==> run B: inputs <==
// main
module main(
    input wire clk,
    input wire rst,
    input wire [3:0] sensor,
    input wire [2:0] sw,
    output wire [1:0] servo
    );
make LEC_CHECK=0 ABC_AREA=1 CAP_MARGIN=20 CORE_MARGIN=2 CORE_UTILIZATION=65 CTS_CLUSTER_DIAMETER=364 CTS_CLUSTER_SIZE=100 PLACE_DENSITY=0.36 SLEW_MARGIN=20 finish   # period 7.18 ns
run.sh (not shown) runs the stock make flow with config.mk's settings and CLKGATE_MAP_FILE=.
==> run G (differences from run B) <==
- CORE_UTILIZATION: 65 -> 72
- CTS_CLUSTER_DIAMETER: 364 -> not set
- CTS_CLUSTER_SIZE: 100 -> 81
- PLACE_DENSITY: 0.36 -> not set
- PLACE_DENSITY_LB_ADDON: not set -> 0.03
- TNS_END_PERCENT: not set -> 5
==> flow/constraint.sdc (replaced) <==
create_clock -name core_clock -period 10.7 [get_ports {clk}]
set_input_delay 2.1400 -clock core_clock [delete_from_list [all_inputs] [get_ports {clk}]]
set_output_delay 2.1400 -clock core_clock [all_outputs]
set_load 0.01 [all_outputs]
==> notes <==
- Run B ran to the end with violations: negative setup slack. Run G finished with negative setup slack left.
- Of run G and run B, run B has the higher via count (gap about 12%, measured against run B).
- Of run G and run B, run B has the higher global-route usage (gap 0.92 points).
- Area after synthesis is the same in run G and run B.
- Sequential share of layout area: run G is higher than run B (2.5 points).
- Synthesized cell count is the same in run G and run B.
- Worst setup slack: run B is worse than run G (4200 ps).
- Count of clock-buffer cells in the layout: run B is higher than run G (1).
- Between run G and run B, the lower cell count is in run G (gap 7.7%, measured against run B).
- First-iteration DRC count: run G is smaller than run B (about 40%).
==> figures <==
item                                                                                   run G                       run B
Global-route wire length before repair                                             70,700 um                   78,700 um
Met3 Resource Use GR                                                                  0.0411                      0.0429
Chip Footprint                                                                    23,600 um2                  26,100 um2
Cell resize tally after clock tree synthesis                                              25                         196
Setup Buffers After CTS                                                                    3                          52
Number of cell instances on the worst register-to-register path                           88                          92
Final wirelength                                                                   42,100 um                   55,500 um
Final core utilization                                                                 0.848                       0.883
Non-clock buffer share                                                                0.0810                       0.143
Buffers and inverters on the worst path                                                   14                          13
Post-route standard cell area excluding fillers                                   18,600 um2                  21,500 um2
Outcome                                                           complete, but fails checks  complete, but fails checks
Violated checks                                                         negative setup slack        negative setup slack
R2R Setup Slk                                                                        -420 ps                    -4630 ps
Cell type with the highest occurrence count on the critical path                     nand2_1                     nand2_2
Die x size                                                                            154 um                      162 um
Number of warning messages in the logs                                                    45                          48
Sequential cell area in the final layout                                            3520 um2                    3530 um2
Final tally of setup violations                                                            5                          11
Worst-case headroom to the max-slew limit                                              0.293                       0.257
Detailed-routed wire length on met3                                                  2100 um                     4700 um
Final WS setup                                                                       -424 ps                    -4630 ps


==> run a: inputs <==
==> flow/design.v <==
`timescale 1ns / 1ps
module frequency_divider
    # ( parameter
        freq = 1000
    )
    (
        input  wire clk100MHz,  
        input  wire rst,        
        output reg  clk_div,    
        output wire tick        
    );
    localparam LOOP_COUNTER_AT = 100_000_000 / freq / 2 ;
    reg [clog2(LOOP_COUNTER_AT)-1:0] count;
    always @( posedge(clk100MHz) )
    begin
        if(rst)
        begin : counter_reset
            count   <= 0;
            clk_div <= 1'b0;
        end
        else
        begin : counter_operate
            if (count == (LOOP_COUNTER_AT - 1))
            begin : counter_loop
                count   <= 0;
                clk_div <= ~clk_div;
            end
            else
            begin : counter_increment
                count   <= count + 1;
                clk_div <= clk_div;
            end
        end
    end
    assign tick = (count == (LOOP_COUNTER_AT - 1)) && !clk_div;
    function integer clog2(input integer number);
        begin
            clog2 = 0;
            while (number)
            begin
                clog2  = clog2 + 1;
                number = number >> 1;
            end
        end
    endfunction
endmodule
`timescale 1ns / 1ps
module clock_managment_unit(
    input wire clk,
    input wire rst,
    output wire clk_100MHz,
    output wire clk_40MHz,
    output wire clk_1KHz,
    output wire tick_40MHz,   
    output wire tick_1KHz     
    );
    frequency_divider 
    #(
        .freq(1000000)   
    )    
    my_1K_divider(
        .clk100MHz(clk),
        .rst(rst),
        .clk_div(clk_1KHz),
        .tick(tick_1KHz)
    );
    frequency_divider 
    #(
        .freq(40000000)
    )    
    my_40M_divider(
        .clk100MHz(clk),
        .rst(rst),
        .clk_div(clk_40MHz),
        .tick(tick_40MHz)
    );
     assign clk_100MHz =clk;
endmodule
`timescale 1ns / 1ps
module sensor_handler(
    input wire clk,
    input wire rst,
    input wire [3:0] sensors,
    output reg [10:0] position
    );
reg [10:0] position_nxt;
always @(posedge clk) begin
    if(rst)
        position <= 0;
    else 
        position <= position_nxt;
end
always @(*) begin
    case(sensors)
    4'b1001:    position_nxt = 500;
    4'b0111:    position_nxt = 1000;
    4'b0011:    position_nxt = 750;
    4'b1110:    position_nxt = 1;
    4'b1100:    position_nxt = 250;
    4'b1011:    position_nxt = 625;
    4'b1101:    position_nxt = 375;
    4'b0001:    position_nxt = 666;
    4'b1000:    position_nxt = 333;
    default:    position_nxt = 1023;    
endcase
end
endmodule
`timescale 1ns / 1ps
module pid(
    input wire clk,
    input wire en,   
    input wire rst,
    input wire [10:0] position,
    input wire kp_sw, ki_sw, kd_sw,  
    output reg [10:0] pid_output
    );
reg signed [10:0] error, error_nxt, error_sum, error_sum_nxt, error_dif, error_dif_nxt, error_prev;
reg signed [12:0] p, p_nxt, i, i_nxt, d, d_nxt;
reg signed [10:0] output_loaded_nxt, output_buf, output_buf_nxt;
localparam  
    K_P      = 1,
    K_P_DEN  = 2,
    K_I      = 5,
    K_I_DEN  = 100,
    K_D      = 1,
    K_D_DEN  = 200,
    TIME_DIV = 100;
always @(posedge clk) begin
    if(rst) begin
        error         <= 0;
        error_sum     <= 0;
        error_dif     <= 0;
        error_prev    <= 0;
        p             <= 0;
        i             <= 0;
        d             <= 0;
        output_buf    <= 0;
        pid_output    <= 0;
    end
    else if(en) begin 
        error         <= error_nxt;
        error_sum     <= error_sum_nxt;
        error_dif     <= error_dif_nxt;
        error_prev    <= error;
        p             <= p_nxt;
        i             <= i_nxt;
        d             <= d_nxt;
        output_buf    <= output_buf_nxt;
        pid_output    <= output_loaded_nxt;
    end
end
always @(*) begin
    error_nxt = 500 - position;
    error_sum_nxt = (error == 0) ? 0 : (error_sum + error);
    error_dif_nxt = error - error_prev;
    p_nxt = kp_sw ? (K_P * error)/K_P_DEN : 0;
    i_nxt = ki_sw ? (K_I * error_sum)/(TIME_DIV * K_I_DEN) : 0;
    d_nxt = kd_sw ? (K_D * error_dif * TIME_DIV)/K_D_DEN : 0;
    output_buf_nxt = p + i + d + 500;
    if(output_buf < 0) output_loaded_nxt = 0;
    else if(output_buf > 1000) output_loaded_nxt = 0;
    else output_loaded_nxt = output_buf;
end
endmodule
`timescale 1ns / 1ps
module servo_handler(
    input  wire clk,
    input  wire en,   
    input  wire rst,
    input  wire [10:0] pid_output,
    output reg  [7:0] servo_l,
    output reg  [7:0] servo_r
    );
reg [7:0] servo_l_nxt;
reg [7:0] servo_r_nxt;
reg [3:0] state,state_nxt;
reg [20:0] counter,counter_nxt;
reg [10:0] pid_buf;
localparam        
    idle              = 3'b000,
    turn_left         = 3'b001,
    turn_right        = 3'b010,
    stop              = 3'b111,
    servo_l_on        = 8'd157,
    servo_r_on        = 8'd137,
    servo_off         = 1'd0;
always @(posedge clk) begin
    if(rst) begin
        servo_l <=0;
        servo_r <=0;
        state   <=0;
        counter <=0;
        pid_buf <=0;
    end
    else if(en) begin
        servo_l <= servo_l_nxt;
        servo_r <= servo_r_nxt;
        state   <= state_nxt;
        counter <= counter_nxt;
        pid_buf <= pid_output;
    end
end
always @(*) begin
    servo_l_nxt = 0;
    servo_r_nxt = 0;
    counter_nxt = 0;
    case (state)
        idle: begin 
            counter_nxt=0;          
            if(pid_buf == 239) begin
                state_nxt =stop;
            end
            else if(pid_buf > 500) begin
                state_nxt=turn_left;
            end  
            else if(pid_buf < 500) begin
                state_nxt=turn_right;
            end
            else begin
                state_nxt=idle;
                servo_l_nxt = servo_l_on;
                servo_r_nxt = servo_r_on; 
            end    
        end      
        turn_right: begin
            counter_nxt=counter+1;
            servo_l_nxt = servo_l_on;
            servo_r_nxt =servo_off;
            if(counter >= pid_buf)
                state_nxt=idle;
            else
                state_nxt=turn_right;
        end
        turn_left: begin
            counter_nxt=counter+1;
            servo_l_nxt = servo_off;
            servo_r_nxt =servo_r_on;
            if(pid_buf < 500 || counter >= pid_buf - 500)
                state_nxt=idle;
            else
                state_nxt=turn_left;
        end
        stop: begin
            servo_l_nxt = servo_off;
            servo_r_nxt =servo_off;
            if(pid_buf == 239)
                state_nxt =stop;
            else 
                state_nxt=idle;
        end     
        default: state_nxt=idle;        
    endcase    
end
endmodule
`timescale 1ns / 1ps
module servo_to_PWM(
   input wire clk,
   input wire rst,
   input wire [7:0] servo_L,
   input wire [7:0] servo_R,
   output reg PWM_L,
   output reg PWM_R
   );
reg PWM_L_nxt;
reg PWM_R_nxt;
reg [19:0] counter,counter_nxt;
reg [20:0] servo_l_mul,servo_r_mul;
reg [7:0] servo_L_buf, servo_R_buf;
always@ (posedge clk) begin
   if(rst) begin
      counter <=0;
      PWM_L   <=0;
      PWM_R   <=0;
   end
   else begin
      counter <=counter_nxt;
      PWM_L   <=PWM_L_nxt;
      PWM_R   <=PWM_R_nxt;
   end
end 
always @* begin
   servo_l_mul =servo_L *1000;
   servo_r_mul =servo_R *1000;
   counter_nxt = counter+1;
   if(counter > 1000000) begin
      counter_nxt=0;
   end
   if(counter > servo_l_mul) begin
      PWM_L_nxt=0;
   end
   else begin
      PWM_L_nxt =1;
   end
   if(counter >servo_r_mul) begin
      PWM_R_nxt=0;
   end
   else begin
      PWM_R_nxt =1;
   end
end 
endmodule
`timescale 1ns / 1ps
module main(
    input wire clk,
    input wire rst,
    input wire [3:0] sensor,
    input wire [2:0] sw,
    output wire [1:0] servo
    );
wire [7:0] Servo_R;
wire [7:0] Servo_L;
wire clk_40MHz;
wire clk_1KHz;
wire clk_100MHz;
wire tick_40MHz;
wire tick_1KHz;
wire [10:0] pid_output, position;
servo_handler my_servo (
    .clk(clk_100MHz),
    .en(tick_1KHz),
    .rst(rst),
    .servo_l(Servo_L),
    .servo_r(Servo_R),
    .pid_output(pid_output)
);       
servo_to_PWM my_PWM(
    .clk(clk_100MHz),
    .rst(rst),
    .servo_L(Servo_L),
    .servo_R(Servo_R),
    .PWM_L(servo[0]),
    .PWM_R(servo[1])
);
clock_managment_unit my_clk(
.clk(clk),
.rst(rst),
.clk_100MHz(clk_100MHz),
.clk_40MHz(clk_40MHz),
.clk_1KHz(clk_1KHz),
.tick_40MHz(tick_40MHz),
.tick_1KHz(tick_1KHz)
);
pid my_pid(
    .kp_sw(sw[0]),
    .ki_sw(sw[1]),
    .kd_sw(sw[2]),
    .clk(clk_100MHz),
    .en(tick_40MHz),
    .rst(rst),
    .position(position),
    .pid_output(pid_output)
);
sensor_handler my_sensors(
    .clk(clk_100MHz),
    .rst(rst),
    .sensors(sensor),
    .position(position)
);
endmodule
==> flow/run.sh <==
#!/bin/bash
# the make line also repeats each setting of config.mk as NAME=value (left out here)
make -C /OpenROAD-flow-scripts/flow DESIGN_CONFIG=/design/flow/config.mk WORK_HOME=/design/flow/orfs CLKGATE_MAP_FILE= finish
==> flow/config.mk <==
export PLATFORM = sky130hd
export DESIGN_NAME = main
export DESIGN_NICKNAME = main
export VERILOG_FILES = /design/flow/design.v
export SDC_FILE = /design/flow/constraint.sdc
export NUM_CORES = 4
export LEC_CHECK = 0
export ABC_AREA = 1
export CAP_MARGIN = 20
export CORE_MARGIN = 2
export CORE_UTILIZATION = 72
export CTS_CLUSTER_DIAMETER = 254
export CTS_CLUSTER_SIZE = 10
export PLACE_DENSITY = 0.38
export SETUP_SLACK_MARGIN = 1.82
export SLEW_MARGIN = 20
export TNS_END_PERCENT = 10
==> flow/constraint.sdc <==
create_clock -name core_clock -period 7.94 [get_ports {clk}]
set_input_delay 1.5880 -clock core_clock [delete_from_list [all_inputs] [get_ports {clk}]]
set_output_delay 1.5880 -clock core_clock [all_outputs]
set_load 0.01 [all_outputs]
==> run b (differences from run a) <==
CTS_CLUSTER_DIAMETER = not set   (was 254)
CTS_CLUSTER_SIZE = 79   (was 10)
HOLD_SLACK_MARGIN = 0.29   (was not set)
PLACE_DENSITY = not set   (was 0.38)
PLACE_DENSITY_LB_ADDON = 0.01   (was not set)
SETUP_SLACK_MARGIN = not set   (was 1.82)
TNS_END_PERCENT = 5   (was 10)
==> flow/constraint.sdc (replaced) <==
create_clock -name core_clock -period 11.0 [get_ports {clk}]
set_input_delay 2.2000 -clock core_clock [delete_from_list [all_inputs] [get_ports {clk}]]
set_output_delay 2.2000 -clock core_clock [all_outputs]
set_load 0.01 [all_outputs]
==> run c (differences from run a) <==
CTS_CLUSTER_DIAMETER = not set   (was 254)
CTS_CLUSTER_SIZE = 79   (was 10)
PLACE_DENSITY = not set   (was 0.38)
PLACE_DENSITY_LB_ADDON = 0.04   (was not set)
SETUP_SLACK_MARGIN = 2.89   (was 1.82)
TNS_END_PERCENT = 70   (was 10)
==> flow/constraint.sdc (replaced) <==
create_clock -name core_clock -period 9.86 [get_ports {clk}]
set_input_delay 1.9720 -clock core_clock [delete_from_list [all_inputs] [get_ports {clk}]]
set_output_delay 1.9720 -clock core_clock [all_outputs]
set_load 0.01 [all_outputs]
==> comparison table <==
Result of the run: run c aborted with a tool error; run a finished with violations; run b finished with violations
Failing step: run c 5_1_grt; run a -; run b -
Violated checks: run c -; run a negative setup slack; run b negative setup slack
Routed Antenna Nets: run c -; run a 0; run b 0
Endpoint of the most critical setup path: run c -; run a my_pid.d[8]; run b my_pid.d[8]
Clock period minus final worst setup slack: run c -; run a 11120 ps; run b 12330 ps
Pre-CTS setup slack: run c -1200 ps; run a -3380 ps; run b -389 ps
Final wirelength: run c -; run a 48200 µm; run b 56200 µm
Total Nets Final: run c -; run a 2902; run b 2817
Met3 wire length: run c -; run a 4240 µm; run b 5570 µm
Crit path depth: run c -; run a 85; run b 88
Proportion of final cell area spent on non-clock buffers: run c -; run a 11.8%; run b 8.41%
Final design instance area without fill: run c -; run a 0.0193 mm²; run b 0.0199 mm²
Slew of the pin with the lowest slew margin: run c -; run a 1160 ps; run b 1090 ps
Tap cells: run c -; run a 280; run b 280
Number of search-and-repair iterations in the first detailed-routing pass: run c -; run a 7; run b 9
Routed metal-1 wirelength: run c -; run a 18600 µm; run b 19500 µm
Sum of met2 wire segment lengths after detailed routing: run c -; run a 22900 µm; run b 26100 µm
